Setup of alpha:
==> flow/design.v (excerpt) <==
module main(clk, buttons, init_cells, leds, rgb, cols, rows);
parameter game_divider = 8;  
parameter display_divider = 2;  
parameter N = 8;  
parameter M = N + 2;  
initial if (N < 3) $error("N has to be >= 3 to make for interesting patterns.");
initial if (M !== (N+2)) $error("M must N+2=%d, not %d", N+2,M);  
input wire clk;
input wire [1:0] buttons;
logic rst; always_comb rst = buttons[0];  
input wire [N*N-1:0] init_cells;  
output logic [1:0] leds;
output logic [2:0] rgb;
output wire [N-1:0] cols;
output wire [N-1:0] rows;
logic [game_divider:0] game_counter;
logic [display_divider:0] display_counter;
logic rst_game; always_comb rst_game = buttons[0] | buttons[1];
logic step_game;
logic [$clog2(N):0] x;
wire [M*M-1:0] bordered_cells_q;  
wire [M*M-1:0] bordered_cells_d; 
logic [M*M-1:0] bordered_cells_0;  
logic [N*N-1:0] cells_q;  
logic [N*N-1:0] cells_0;  
always_comb begin : io_logic 
    leds[0] = buttons[0] ^ buttons[1];
    leds[1] = buttons[0] & buttons[1];
    rgb[0] = ~( buttons[0] & ~buttons[1]);
    rgb[1] = ~(~buttons[0] &  buttons[1]);
    rgb[2] = ~( buttons[0] &  buttons[1]);
end
led_array_driver #(.ROWS(N), .COLS(N), .N(N)) LED_DRIVER (
  .ena(1'b1),
  .cells(cells_q),
  .x(x),
  .rows(rows[N-1:0]),
  .cols(cols[N-1:0])
);
  ...
Size in the first run: roughly 80 flip-flops, roughly 12,000 um2 of cells after synthesis.
Settings: LEC_CHECK=0, CAP_MARGIN=20, CELL_PAD_IN_SITES_GLOBAL_PLACEMENT=1, CORE_ASPECT_RATIO=1.19, CORE_MARGIN=8, CORE_UTILIZATION=40, SLEW_MARGIN=5; clock period 7.0 ns.
run.sh (not shown) runs the stock make flow with config.mk's settings and CLKGATE_MAP_FILE=.
alpha was carried through to the last stage, and its layout satisfied the timing, design-rule and antenna checks.
Setup changes, alpha to beta
Settings: setting CTS_CLUSTER_SIZE to 13 for the first time; removing CORE_ASPECT_RATIO (formerly 1.19); setting SETUP_SLACK_MARGIN to -0.69 for the first time; changing SLEW_MARGIN from 5 to 0; setting CTS_CLUSTER_DIAMETER to 379 for the first time; changing CELL_PAD_IN_SITES_GLOBAL_PLACEMENT from 1 to 2; setting HOLD_SLACK_MARGIN to -0.1 for the first time; setting ABC_AREA to 1 for the first time; changing CORE_MARGIN from 8 to 2; setting PLACE_DENSITY_LB_ADDON to 0.03 for the first time.
beta ran to completion and came out clean on the timing, design-rule and antenna checks.
There was hardly any difference in proportion of cell area occupied by multi-input gates between beta and alpha.
In the tables for alpha and beta, fraction of standard cell area that is sequential reads higher with beta.
beta vs. alpha: arrival time of data at the critical path endpoint fell 140 ps, first-pass detailed-route iteration total rose 1.
Going from alpha to beta, the horizontal die dimension was found to have gone up by about 1.1%.
Looking at layout clock buffer count across alpha and beta, the one that comes out higher is alpha.
beta drops more vias than alpha.
Here is what was changed in the inputs of gamma compared with beta.
Settings: HOLD_SLACK_MARGIN: -0.1 -> unset; CORE_ASPECT_RATIO: unset -> 1.19; SLEW_MARGIN: 0 -> 30; ABC_AREA: 1 -> unset; TNS_END_PERCENT: unset -> 35; SETUP_SLACK_MARGIN: -0.69 -> unset; PLACE_DENSITY_LB_ADDON: 0.03 -> unset; CTS_CLUSTER_DIAMETER: 379 -> unset; CORE_MARGIN: 2 -> 8; CELL_PAD_IN_SITES_GLOBAL_PLACEMENT: 2 -> 1; GPL_TIMING_DRIVEN: unset -> 0; CTS_CLUSTER_SIZE: 13 -> unset.
### Flow results
- From beta to gamma the numbers moved as follows: area fraction in compound gates grew by 4.6 points; post-synthesis instance area grew by 0.49%; global-route usage shrank by 0.50 points.
diff inputs: gamma => delta
Settings: removing TNS_END_PERCENT (formerly 35); removing CORE_ASPECT_RATIO (formerly 1.19); removing CELL_PAD_IN_SITES_GLOBAL_PLACEMENT (formerly 1); setting CTS_CLUSTER_SIZE to 51 for the first time; setting CTS_CLUSTER_DIAMETER to 379 for the first time; changing SLEW_MARGIN from 30 to 20; changing CORE_MARGIN from 8 to 2; setting HOLD_SLACK_MARGIN to -0.1 for the first time; setting ABC_AREA to 1 for the first time; removing GPL_TIMING_DRIVEN (formerly 0).
Findings:
~same clock-pin slew on the worst setup and hold paths in gamma and delta. Against gamma, delta comes in 1.9 points lower on area added between synthesis and finish. Against gamma, delta comes in 120 ps higher on post-route worst setup slack. The final reports for delta and gamma show clock skew lower in the former. Relative to gamma, the layout inverter count without the clock tree measured on delta has decreased by a few percent. From gamma to delta the numbers moved as follows: clock buffer instance count of the final layout went up by 2, fraction of area in registers up 0.36 points, cell area now sits lower, number of multi-input combinational cells shows an increase of 24%.
Setup changes, delta to epsilon
Settings: setting TNS_END_PERCENT to 15 for the first time; changing SLEW_MARGIN from 20 to 0; setting SETUP_SLACK_MARGIN to 1.33 for the first time; setting PLACE_DENSITY_LB_ADDON to 0.03 for the first time; setting CORE_ASPECT_RATIO to 1.19 for the first time; setting CELL_PAD_IN_SITES_GLOBAL_PLACEMENT to 2 for the first time; changing CTS_CLUSTER_SIZE from 51 to 13.
==> comparison <==
delta and epsilon ended up with nearly the same total clock buffers created by CTS.
Comparing delta against epsilon, there is no change at all in area fraction in compound gates after synthesis.
Higher via total after detailed routing among delta and epsilon: delta
Status: maximum clock frequency parity (epsilon, delta)
Comparing delta with epsilon, the cell area came out essentially unchanged.
From delta to epsilon the numbers moved as follows: worst setup slack after layout lost 13 ps; die boundary height saw an increase; signed area change from the synthesized netlist to the final layout now sits at about the same level.

* * *

main again, from the RTL that the note above started with.
Settings: LEC_CHECK=0, ABC_AREA=1, CAP_MARGIN=20, CORE_ASPECT_RATIO=0.5, CORE_MARGIN=2, CORE_UTILIZATION=69, CTS_CLUSTER_DIAMETER=373, CTS_CLUSTER_SIZE=98, PLACE_DENSITY=0.4, SETUP_SLACK_MARGIN=0.22, SLEW_MARGIN=20, TNS_END_PERCENT=5; clock period 2.53 ns.
The baseline completed, yet does not pass: negative setup slack.
Next try:
- CTS_CLUSTER_DIAMETER: 373 -> 251
- PLACE_DENSITY: 0.4 -> 0.6
The new run finished but failed the layout checks on negative setup slack.
Critical path depth is unchanged.
Wire length does not change.
Next try:
- ABC_AREA: 1 -> unset
- CORE_ASPECT_RATIO: 0.5 -> unset
- CORE_UTILIZATION: 69 -> 70
- CTS_CLUSTER_DIAMETER: 251 -> unset
- CTS_CLUSTER_SIZE: 98 -> unset
- SETUP_SLACK_MARGIN: 0.22 -> unset
- TNS_END_PERCENT: 5 -> unset
- clock period: 2.53 -> 4.51 ns (I/O delays scaled with it)
What happened:
- The new run completed without violations
- worst setup slack is better by 1.3 ns
- count of clock-buffer cells in the layout came out lower by 1
- critical path depth came out lower by 5
- global-route usage came out lower by 5.4 points
- non-clock buffer count came out lower by 151
Next try:
- CORE_UTILIZATION: 70 -> 72
- CTS_CLUSTER_DIAMETER: unset -> 104
- clock period: 4.51 -> 2.94 ns (I/O delays scaled with it)
After rerunning: With this change the flow finished but failed the layout checks on negative setup slack. Register-to-register slack degrades by 1.7 ns. Routed wire length climbs by 62%. Final area climbs by 14%. First-iteration DRC count climbs to 3.1 times its value. Non-clock buffer count climbs by 143. Die size drops by 2.7%. Utilization climbs by 12 points.
Next try:
- CORE_UTILIZATION: 72 -> 65
- CTS_CLUSTER_DIAMETER: 104 -> unset
- PLACE_DENSITY: 0.6 -> unset
- clock period: 2.94 -> 5.4 ns (I/O delays scaled with it)
This time the run ran to the end with no violations. Utilization fell by 18 points. Routed wire length went down by 39%.
